wip/lagoon:
// SUBWAY
module SUBWAY(
    clk,
    rst_n,
    in_valid,
    init,
    in0,
    in1,
    in2,
    in3,
    out_valid,
    out
);
Size: ~500 cells after synthesis, roughly 7000 µm² of cells after synthesis.
export LEC_CHECK = 0
export CAP_MARGIN = 20
export CORE_MARGIN = 2
export CORE_UTILIZATION = 40
export CTS_CLUSTER_DIAMETER = 239
export CTS_CLUSTER_SIZE = 98
export PLACE_DENSITY_LB_ADDON = 0.01
export SLEW_MARGIN = 20
export TNS_END_PERCENT = 10
create_clock -name core_clock -period 2.5 [get_ports {clk}]
run.sh (not shown) runs the stock make flow with config.mk's settings and CLKGATE_MAP_FILE=.
wip/lagoon ran to completion and came out clean on the timing, DRC and antenna checks.
Modified inputs, wip/violet compared to wip/lagoon
Settings: a deleted CTS_CLUSTER_DIAMETER that had been 239; a change of CORE_MARGIN from 2 to 4; a deleted PLACE_DENSITY_LB_ADDON that had been 0.01; a deleted CTS_CLUSTER_SIZE that had been 98; a deleted TNS_END_PERCENT that had been 10; a change of the clock period (ns, I/O delays scaled along) from 2.5 to 2.6.
==> results <==
wip/violet went all the way through the flow, and no timing, DRC or antenna check failed. wip/lagoon → wip/violet: number of buffers outside the clock class in the layout shrank by 4.5%; wire length after detailed routing saw a decrease; worst slew slack as a fraction of its limit now smaller.
Edits applied to the flow inputs when going from wip/violet to wip/cedar:
Settings: CORE_MARGIN changed from 4 to 2; CORE_UTILIZATION changed from 40 to 58; TNS_END_PERCENT newly set to 5; the clock period (ns, I/O delays scaled along) changed from 2.6 to 1.96.
Critical path depth in wip/cedar is 1 higher than in wip/violet
Of wip/violet and wip/cedar, wip/cedar shows the higher net switching power, with wip/violet below it.
wip/cedar vs. wip/violet: final routed wirelength across all metal layers went up by 1.0%.
Status wip/cedar: flow complete, layout not clean - setup timing
Final tally of setup violations: wip/cedar > wip/violet
wip/cedar vs. wip/violet: worst setup slack went down by 440 ps.
On wip/cedar: global routing met1 resource utilization is 9.8 points higher than what wip/violet gave.
Setup changes, wip/cedar to wip/raven
Settings: a change of CORE_UTILIZATION from 58 to 40; a deleted TNS_END_PERCENT that had been 5; a change of the clock period (ns, I/O delays scaled along) from 1.96 to 2.32.
Notes after the runs:
- No stage failed in wip/raven, and the final checks on the layout all came back clean.
- wip/raven against wip/cedar: relative contribution of the clock network to total power increased by 0.6 points relative to the old numbers; worst setup slack moved up; area added between synthesis and finish grew by 1.3 points.
- Between wip/raven and wip/cedar, the via count does not differ in any meaningful way.
- Slowest library cell on the worst path = mux4_2: wip/cedar; slowest library cell on the worst path = dfrtp_2: wip/raven
Inputs modified between wip/raven and wip/pepper:
Settings: CORE_UTILIZATION changed from 40 to 68.
## What came out
Completing all stages was not enough for wip/pepper: its layout failed the final checks because of setup timing.
From wip/raven to wip/pepper the numbers moved as follows: final total negative setup slack dropped 210 ps; final tally of setup violations climbed 1.
Against wip/raven as the reference, wip/pepper delivers a lower number of filler instances in the final layout.
Total wire length after detailed routing sits higher in wip/pepper than in wip/raven.
Est. power | wip/pepper vs wip/raven | wip/pepper higher
wip/pepper reports a higher final cell utilization of the core than wip/raven does.

## job 101
Starting RTL as in the previous note.
// SUBWAY
module SUBWAY(
    clk,
    rst_n,
    in_valid,
    init,
    in0,
    in1,
    in2,
    in3,
    out_valid,
    out
);
Settings: LEC_CHECK=0, ABC_AREA=1, CAP_MARGIN=35, CORE_ASPECT_RATIO=0.91, CORE_MARGIN=2, CORE_UTILIZATION=71, CTS_CLUSTER_DIAMETER=51, CTS_CLUSTER_SIZE=40, HOLD_SLACK_MARGIN=0.29, MAX_ROUTING_LAYER=met5, PLACE_DENSITY_LB_ADDON=0.1, SETUP_SLACK_MARGIN=-0.03, SLEW_MARGIN=20, TNS_END_PERCENT=50; clock period 1.29 ns.
In job 101 the implementation ran to completion but is not tape-out ready, as the final checks report setup timing.
Input changes introduced in job 102 (baseline for comparison: job 101):
- PLACE_DENSITY_LB_ADDON no longer set, was 0.1
- ABC_AREA no longer set, was 1
- CORE_ASPECT_RATIO no longer set, was 0.91
- HOLD_SLACK_MARGIN no longer set, was 0.29
- MAX_ROUTING_LAYER no longer set, was met5
- SETUP_SLACK_MARGIN no longer set, was -0.03
- CTS_CLUSTER_DIAMETER now 92, was 51
- TNS_END_PERCENT no longer set, was 50
- CTS_CLUSTER_SIZE now 30, was 40
- CORE_UTILIZATION now 72, was 71
## What came out
Job 102 never completed, since it errored out during global routing. In job 101 the implementation ran to completion but is not tape-out ready, as the final checks report setup timing. Taking job 101 as the reference, in job 102 count of cells resized by post-cts repair +170%; placement-stage cell area +83 µm²; die height +about 2.5%; post-synthesis chip area from yosys -2.9%; final weighted congestion in routability-driven placement -5.9%. Floorplan utilization, job 102 and job 101: higher on job 102. Of job 102 and job 101, the higher synthesized cell count belongs to job 101. Synthesized area of job 102 falls short of that of job 101 by a few percent. Between job 102 and job 101, it is job 102 whose row count is higher, by 1.
Input changes introduced in job 103 (baseline for comparison: job 102):
- CORE_UTILIZATION: 72 -> 68
- CTS_CLUSTER_DIAMETER: 92 -> unset
- CAP_MARGIN: 35 -> 20
- CTS_CLUSTER_SIZE: 30 -> unset
==> comparison <==
Comparing job 102 with job 103, the area fraction in xor and xnor cells came out essentially unchanged.
The flow ran to completion for all of job 102 and job 103 but job 102, which stopped partway.
Finished, but not clean: job 103, with setup timing.
Job 102 is listed as incomplete: the tool reported an error in global routing and the run ended there.
Placed instance area, job 102 and job 103: smaller value in job 103
Between job 102 and job 103, number of cells upsized or downsized after cts decreased.
The run showing the greater number of rows in the core area is job 103.
Job 103 vs. job 102: height of the die shows an increase of 2.9 µm; total instance count after detailed placement shows a reduction of about 2.2%; synthesized-area fraction occupied by ao, oa, aoi and oai cells shows no meaningful change; post-place setup slack shows an increase of 0.027 ns.
Taking job 102 as the reference, in job 103 register bit total from synthesis ~0 delta; horizontal extent of the die +about 2.8%; total die area +about 5.7%.
[inputs] job 104 vs job 103
- CORE_UTILIZATION now 40, was 68
- the clock period (ns, I/O delays scaled along) now 2.5, was 1.29
Notes after the runs:
Job 103 and job 104: one clean run, job 104; the rest did not finish clean. Relative to job 103, post-synthesis to final-layout area growth has gone down in job 104. Job 104 — switching component of the power about 60% lower, job 103 as reference. Est. power | job 104 vs job 103 | job 104 lower. Changes observed in job 104 relative to job 103: final core utilization decreased 41 points; post-placement cell area decreased 4.2%. Of job 104 and job 103, it is job 104 that has the higher total die size. [diff] clock-net power, job 104 relative to job 103: improvement. Taking job 103 as the reference point, the met1 global-route usage of job 104 falls by 20 points. As far as synthesized flop and latch total goes, job 103 and job 104 are indistinguishable; the numbers are identical.
No activity file was given, so power comes from the tool's default toggle rates.
